== garnet ==
==> flow/design.v <==
module cordic(
    input signed [29:0] i_angle,
    input i_clk,
    input i_rst,
    input i_start,
    output signed [29:0] o_sin,
    output signed [29:0] o_cos,
    output o_done
);
localparam WD_EXT = 28;
localparam WD_INT = 62;
localparam START_VAL = 64'h26dd3b6a10d79a00;
localparam max_i = 8'd62;
reg signed [WD_INT+1:0] x;
reg signed [WD_INT+1:0] y; 
reg signed [WD_INT+1:0] z; 
reg signed [WD_INT+1:0] angle;
reg done;
assign o_done = done;
assign o_sin = y[(WD_INT+1):(WD_INT-WD_EXT)];
assign o_cos = x[(WD_INT+1):(WD_INT-WD_EXT)];
reg [7:0] i;
reg [7:0] state;
localparam 
    s_rst = 8'b0,
    s_work = 8'b1;
wire [WD_INT+1:0] atan [WD_INT:0];
assign atan[0] = 	63'h3243f6a8885a3000;
assign atan[1] = 	63'h1dac670561bb4f00;
assign atan[2] = 	63'hfadbafc96406e80;
assign atan[3] = 	63'h7f56ea6ab0bdb80;
assign atan[4] = 	63'h3feab76e59fbd40;
assign atan[5] = 	63'h1ffd55bba976250;
assign atan[6] = 	63'hfffaaadddb94d8;
assign atan[7] = 	63'h7fff5556eeea5c;
assign atan[8] = 	63'h3fffeaaab7776e;
assign atan[9] = 	63'h1ffffd5555bbbc;
assign atan[10] = 	63'hfffffaaaaadde;
assign atan[11] = 	63'h7fffff555556e;
assign atan[12] = 	63'h3fffffeaaaaaa;
assign atan[13] = 	63'h1ffffffd55554;
assign atan[14] = 	63'hfffffffaaaaa;
assign atan[15] = 	63'h7fffffff5554;
assign atan[16] = 	63'h3fffffffeaaa;
assign atan[17] = 	63'h1ffffffffd54;
assign atan[18] = 	63'hfffffffffaa;
assign atan[19] = 	63'h7fffffffff4;
assign atan[20] = 	63'h3fffffffffe;
assign atan[21] = 	63'h1fffffffffe;
assign atan[22] = 	63'hfffffffffe;
assign atan[23] = 	63'h7ffffffffe;
assign atan[24] = 	63'h3ffffffffe;
assign atan[25] = 	63'h1ffffffffe;
assign atan[26] = 	63'hffffffffe;
assign atan[27] = 	63'h800000000;
assign atan[28] = 	63'h400000000;
assign atan[29] = 	63'h200000000;
assign atan[30] = 	63'h100000000;
assign atan[31] = 	63'h80000000;
assign atan[32] = 	63'h40000000;
assign atan[33] = 	63'h20000000;
assign atan[34] = 	63'h10000000;
assign atan[35] = 	63'h8000000;
assign atan[36] = 	63'h4000000;
assign atan[37] = 	63'h2000000;
assign atan[38] = 	63'h1000000;
assign atan[39] = 	63'h800000;
assign atan[40] = 	63'h400000;
assign atan[41] = 	63'h200000;
assign atan[42] = 	63'h100000;
assign atan[43] = 	63'h80000;
assign atan[44] = 	63'h40000;
assign atan[45] = 	63'h20000;
assign atan[46] = 	63'h10000;
assign atan[47] = 	63'h8000;
assign atan[48] = 	63'h4000;
assign atan[49] = 	63'h2000;
assign atan[50] = 	63'h1000;
assign atan[51] = 	63'h800;
assign atan[52] = 	63'h400;
assign atan[53] = 	63'h200;
assign atan[54] = 	63'h100;
assign atan[55] = 	63'h80;
assign atan[56] = 	63'h40;
assign atan[57] = 	63'h20;
assign atan[58] = 	63'h10;
assign atan[59] = 	63'h8;
assign atan[60] = 	63'h4;
assign atan[61] = 	63'h2;
assign atan[62] = 	63'h1;
always @(posedge i_clk) begin
    if(i_rst) begin
        x <= 0;
        y <= 0;
        done <= 0;
        i <= 0;
        state <= s_rst;
    end
    else begin
        case (state)
            s_rst: begin
                if(i_start) begin
                    angle <= i_angle <<< (WD_INT-WD_EXT);
                    state <= s_work;
                    i <= 0;
                    x <= START_VAL;
                    y <= 0;
                    z <= 0;
                    done <= 0;
                end
            end
            s_work: begin
                if (z<=angle) begin
                    z <= z + atan[i];
                    x <= x - (y>>>i);
                    y <= y + (x>>>i);
                end
                else begin
                    z <= z - atan[i];
                    x <= x + (y>>>i);
                    y <= y - (x>>>i);
                end
                i <= i+1;
                if(i == max_i) begin
                    done <= 1'b1;
                    state <= s_rst;
                end
            end
        endcase
    end
end
endmodule
Settings: LEC_CHECK=0, CAP_MARGIN=20, CELL_PAD_IN_SITES_GLOBAL_PLACEMENT=1, CORE_ASPECT_RATIO=0.78, CORE_MARGIN=7, CORE_UTILIZATION=58, CTS_CLUSTER_DIAMETER=225, CTS_CLUSTER_SIZE=88, MAX_ROUTING_LAYER=met4, MIN_ROUTING_LAYER=met2, PLACE_DENSITY_LB_ADDON=0.06, SETUP_SLACK_MARGIN=1.5, SLEW_MARGIN=25, TNS_END_PERCENT=70; clock period 12.0 ns.
run.sh (not shown) runs the stock make flow with config.mk's settings and CLKGATE_MAP_FILE=.
garnet did not run to completion, as it errored out during global routing (5_1_grt).
## Diff of input files: indigo against garnet
Settings: ABC_AREA: unset -> 1; CORE_ASPECT_RATIO: 0.78 -> unset; CORE_UTILIZATION: 58 -> 72; SLEW_MARGIN: 25 -> 20; CELL_PAD_IN_SITES_GLOBAL_PLACEMENT: 1 -> unset; PLACE_DENSITY_LB_ADDON: 0.06 -> unset; MIN_ROUTING_LAYER: met2 -> unset; CTS_CLUSTER_SIZE: 88 -> unset; SETUP_SLACK_MARGIN: 1.5 -> unset; MAX_ROUTING_LAYER: met4 -> unset; CTS_CLUSTER_DIAMETER: 225 -> 333; CORE_MARGIN: 7 -> 2; TNS_END_PERCENT: 70 -> unset; the clock period (ns, I/O delays scaled along): 12.0 -> 7.28.
==> comparison <==
[indigo] flow finished | final checks: failed | reasons: setup timing. Per the comparison of indigo with garnet, share of synthesized cell area in and, or, nand and nor gates +20 points, synthesized netlist cell count +2129, total number of placement rows +about 8%.
Edits applied to the flow inputs when going from indigo to amber:
Settings: PLACE_DENSITY: unset -> 0.67; CTS_CLUSTER_DIAMETER: 333 -> unset; ABC_AREA: 1 -> unset; CAP_MARGIN: 20 -> 0; MAX_ROUTING_LAYER: unset -> met4; SETUP_SLACK_MARGIN: unset -> 1.83; the clock period (ns, I/O delays scaled along): 7.28 -> 7.1.
[summary]
- amber never completed, since it errored out during global routing (5_1_grt).
- The synthesized area of amber falls short of that of indigo by about 9%.
- Diff indigo -> amber: placed wire-length estimate saw a decrease; quantity of gates resized following cts saw an increase.
Inputs modified between amber and willow:
Settings: removing PLACE_DENSITY (formerly 0.67); removing MAX_ROUTING_LAYER (formerly met4); setting CTS_CLUSTER_SIZE to 96 for the first time; changing CAP_MARGIN from 0 to 20; removing SETUP_SLACK_MARGIN (formerly 1.83); setting CTS_CLUSTER_DIAMETER to 366 for the first time; setting ABC_AREA to 1 for the first time; changing the clock period (ns, I/O delays scaled along) from 7.1 to 5.3.
Results
Number of nets at floorplan (willow over amber): increase, 2129
Lower mux share of post-synthesis cell area was reported by willow, not amber.
The height of the die of willow exceeds that of amber by about 5%.
For amber, the main logic family after synthesis was AND-OR/OR-AND gates, unlike willow, where it was simple AND/OR/NAND/NOR gates.
amber → willow: register area share after synthesis dropped 1.5 points; effective utilization at floorplan barely changed; yosys-reported design area after synthesis picked up an extra 10%.
In the metrics for amber and willow, the one carrying the lower adder-cell share of the synthesized area is willow.
amber → willow: area fraction in compound gates after synthesis now smaller, synthesized cell count +about 45%.
Flow for willow halted at clock tree synthesis (4_1_cts), error code DPL-0038.

== job 2804 ==
Starts from the design.v that is shown in full above.
clock: 11.0 ns
lec_check: 0
cap_margin: 20
core_margin: 7
core_utilization: 58
cts_cluster_diameter: 358
cts_cluster_size: 88
min_routing_layer: met2
slew_margin: 0
tns_end_percent: 70
Job 2804: it failed with a tool error in 5_1_grt, so there are no final results.
--- input diff job 2804..job 5711 ---
--- a/flow/config.mk
+++ b/flow/config.mk
@@ -9,7 +9,3 @@
-export CORE_MARGIN = 7
-export CORE_UTILIZATION = 58
-export CTS_CLUSTER_DIAMETER = 358
-export CTS_CLUSTER_SIZE = 88
-export MIN_ROUTING_LAYER = met2
-export SLEW_MARGIN = 0
-export TNS_END_PERCENT = 70
+export CORE_MARGIN = 2
+export CORE_UTILIZATION = 20
+export SLEW_MARGIN = 20
==> flow/constraint.sdc <==
create_clock -name core_clock -period 10.4 [get_ports {i_clk}]
set_input_delay 2.0800 -clock core_clock [delete_from_list [all_inputs] [get_ports {i_clk}]]
set_output_delay 2.0800 -clock core_clock [all_outputs]
set_load 0.01 [all_outputs]
Notes after the runs:
- Job 5711: PASS, flow complete, no timing, DRC or antenna violations
- Job 2804 got as far as 5_1_grt, where a tool error ended the run.
- In job 5711, the post-placement worst setup slack came out 180 ps below the value in job 2804.
- From job 2804 to job 5711, area after synthesis did not move at all.
- Re sum of net half-perimeters after detailed placement: job 2804 was lower than job 5711.
- Placeable core region on job 5711 is behind job 2804.
- Final weighted congestion of routability-driven global placement sits lower in job 5711 than in job 2804.
- From job 2804 to job 5711, number of top-level pins did not move at all.
- From job 2804 to job 5711, post-synthesis area per instance did not move at all.
- In the flow results for job 2804 and job 5711, the effective utilization at floorplan is smaller on job 5711.
- Summary: with job 2804 as the reference, height of the die in job 5711 moved up by more than half.
- Compared to job 2804, job 5711 was floorplanned on a bigger die.
Input-level comparison between job 3839 and job 5711:
--- a/flow/config.mk
+++ b/flow/config.mk
@@ -7,0 +8 @@
+export ABC_AREA = 1
@@ -8,0 +10 @@
+export CORE_ASPECT_RATIO = 1.44
@@ -10 +12,3 @@
-export CORE_UTILIZATION = 20
+export CORE_UTILIZATION = 72
+export CTS_CLUSTER_DIAMETER = 366
+export CTS_CLUSTER_SIZE = 96
==> flow/constraint.sdc <==
create_clock -name core_clock -period 5.3 [get_ports {i_clk}]
set_input_delay 1.0600 -clock core_clock [delete_from_list [all_inputs] [get_ports {i_clk}]]
set_output_delay 1.0600 -clock core_clock [all_outputs]
set_load 0.01 [all_outputs]
==> comparison <==
- Job 3839 never completed, since it errored out during 4_1_cts.
- When job 3839 is measured against job 5711, its starting density of the core turns out 52 points higher.
- Sort job 3839 and job 5711 by compound-cell area share of the yosys netlist, descending, and job 5711 comes first.
- Of the two values seen for dominant non-sequential cell family after synthesis, AND-OR/OR-AND gates was produced by job 5711 and simple AND/OR/NAND/NOR gates by job 3839.
- On job 3839: x dimension of the die is 220 µm lower than what job 5711 gave.
- [job 3839] synthesized cell count rose about 45% relative to job 5711
- Cmp job 3839 and job 5711 / total cells reported by yosys after synthesis / lower: job 5711
- Global placer's final weighted congestion (lower): job 5711
- In job 3839, the average cell area after synthesis came out about 24% below the value in job 5711.
- Relative to job 5711, die area has gone down in job 3839.
- As of job 3839, area of the synthesized netlist per yosys stat had risen by more than 10% compared to job 5711.
- Number of nets in the synthesized netlist (job 3839 / job 5711): 1.4
- Floorplan die height: higher on job 5711

Setup of run 1:
Starts from the design.v that is shown in full above.
Settings: LEC_CHECK=0, CAP_MARGIN=20, CELL_PAD_IN_SITES_DETAIL_PLACEMENT=0, CORE_MARGIN=2, CORE_UTILIZATION=65, CTS_CLUSTER_SIZE=58, MAX_ROUTING_LAYER=met4, PLACE_DENSITY_LB_ADDON=0.17, SETUP_SLACK_MARGIN=2.1, SLEW_MARGIN=0, TNS_END_PERCENT=5; clock period 7.31 ns.
global routing (5_1_grt): run 1 exited with error
Input-level comparison between run 2 and run 1:
- removing PLACE_DENSITY_LB_ADDON (formerly 0.17)
- changing CORE_UTILIZATION from 65 to 60
- removing TNS_END_PERCENT (formerly 5)
- removing SETUP_SLACK_MARGIN (formerly 2.1)
- changing SLEW_MARGIN from 0 to 20
- changing the clock period (ns, I/O delays scaled along) from 7.31 to 6.67
[summary]
- Run 2 did not make it past global routing (5_1_grt), where a tool error ended it.
- Summary of the comparison: initial core utilization is lower in run 2, relative to run 1.
- Diff run 1 -> run 2: vertical die dimension up 4.0%, CTS buffer count up 1.
- On and-or/or-and share of the synthesized area, run 2 tracks run 1 almost exactly.
- Re instance count after placement with tap cells included: run 2 and run 1 aren't equal, and the higher value belongs to run 2.
- Run 2 against run 1: post-synthesis net count now sits at about the same level, area of placed instances increased about 19%.
The inputs of run 3 differ from those of run 2 as listed below.
- CELL_PAD_IN_SITES_DETAIL_PLACEMENT: 0 -> unset
- CTS_CLUSTER_SIZE: 58 -> unset
- CTS_CLUSTER_DIAMETER: unset -> 366
- MAX_ROUTING_LAYER: met4 -> unset
- CORE_UTILIZATION: 60 -> 66
- the clock period (ns, I/O delays scaled along): 6.67 -> 5.3
Stage in which a tool error killed run 3: detailed placement (3_5_place_dp). Run 3 against run 2: count of library flops with an enable pin held; yosys stat chip area held; register bit count reported by yosys held; floorplan utilization went up 6.2 points. Compared with run 2, run 3 shows global placement routability congestion that has gone up by a few percent.
Relative to run 3, the following input files were edited for run 4:
- CORE_UTILIZATION now 40, was 66
- CTS_CLUSTER_DIAMETER no longer set, was 366
- the clock period (ns, I/O delays scaled along) now 11.0, was 5.3
## What came out
- Run 4 was carried through to the last stage, and its layout satisfied the timing, design-rule and antenna checks.
- On initial cell density of the core, the lower figure sits with run 4, not run 3.
- Taking run 3 as 1.0, run 4 lands at 1.6 on die area.
- Reported for run 3 and run 4, number of distinct library cell variants in the gate-level netlist after synthesis turned out identical to the last digit.
- Comparing run 4 against run 3, there is no change at all in synthesized net count.
- Compared with run 3, in run 4 die boundary width shows an increase of 65 µm; synthesized-area fraction occupied by adder cells barely changed; synthesized cell count shows no meaningful change.
Input changes introduced in run 5 (baseline for comparison: run 4):
- CELL_PAD_IN_SITES_DETAIL_PLACEMENT newly set to 0
- CTS_CLUSTER_SIZE newly set to 58
- MAX_ROUTING_LAYER newly set to met4
- TNS_END_PERCENT newly set to 45
- CORE_UTILIZATION changed from 40 to 58
- the clock period (ns, I/O delays scaled along) changed from 11.0 to 6.64
Results
Run 5 did not make it past global routing (5_1_grt), where a tool error ended it.
Diff run 4 -> run 5: post-detailed-placement half-perimeter wirelength dropped 4.1%, standard cell area after detailed placement climbed 29%, number of CTS-inserted buffers dropped 4.
Of run 5 and run 4, the run reporting the lower number of rows in the core area was run 5.
Run 5 vs. run 4: sequential cell area fraction in the yosys report level, cell count after synthesis level.
diff inputs: run 5 => run 6
- TNS_END_PERCENT removed (was 45)
- CAP_MARGIN changed from 20 to 35
- CORE_UTILIZATION changed from 58 to 70
- PLACE_DENSITY newly set to 0.67
- CTS_CLUSTER_SIZE removed (was 58)
- CELL_PAD_IN_SITES_DETAIL_PLACEMENT removed (was 0)
- the clock period (ns, I/O delays scaled along) changed from 6.64 to 7.1
### Flow results
Re post-synthesis chip area from yosys: no difference whatsoever between run 6 and run 5.
Last weighted congestion value of the routability-driven placer delta (run 5 -> run 6): insignificant
The runs compared here, run 5 and run 6, all ended either early or with open violations.
Run 6 terminated abnormally: global routing (5_1_grt) reported GRT-0116.
Run 5: GRT-0232 in global routing (5_1_grt) -> run aborted
Looking at setup slack at placement, run 6 sits 0.37 ns above run 5.
Note that the post-cts gate resize count recorded for run 6 amounts to 0.19 times the value seen in run 5.
[compare] base=run 5 new=run 6: total cell area at the placement stage lower, horizontal die dimension went down 8.8%, initial core utilization now sits higher, number of synthesized register bits closely matched the old numbers.
Relative to run 5, y dimension of the die has decreased by 8.8% in run 6.
Summary of run 6 over run 5: number of cell rows lost 9.0%, total setup buffers inserted after CTS lost 83.

Starts from the design.v that is shown in full above.
clock: 11.0 ns
lec_check: 0
cap_margin: 20
core_margin: 5
core_utilization: 40
place_density: 0.71
setup_slack_margin: 0.45
slew_margin: 20
==> next run, changes <==
Settings changed: ABC_AREA set to 1, CORE_ASPECT_RATIO set to 0.5, CORE_MARGIN 5 to 2, CORE_UTILIZATION 40 to 72, CTS_CLUSTER_DIAMETER set to 333, PLACE_DENSITY 0.71 to 0.37, SETUP_SLACK_MARGIN 0.45 to unset.
Clock period 11.0 ns to 5.68 ns, I/O delays scaled along.
This time the run stopped in 5_1_grt.
Die area drops by 41%.
Synthesized cell count climbs by 45%.
Synthesized area climbs by 10%.
==> next run, changes <==
Settings changed: CTS_CLUSTER_DIAMETER 333 to 366, CTS_CLUSTER_SIZE set to 96, PLACE_DENSITY 0.37 to unset, SETUP_SLACK_MARGIN set to 0.8.
Clock period 5.68 ns to 5.3 ns, I/O delays scaled along.
=> The changed run stopped in 4_1_cts. Area after synthesis stays the same. Die size is unchanged. Synthesized cell count does not change.
==> next run, changes <==
Settings changed: ABC_AREA 1 to unset, CORE_ASPECT_RATIO 0.5 to unset, CORE_UTILIZATION 72 to 40, CTS_CLUSTER_DIAMETER 366 to unset, CTS_CLUSTER_SIZE 96 to unset, SETUP_SLACK_MARGIN 0.8 to unset.
Clock period 5.3 ns to 10.4 ns, I/O delays scaled along.
With this change the flow completed without violations.
Die area goes up by 62%.
Synthesized area goes down by 9.2%.
Synthesized cell count goes down by 31%.
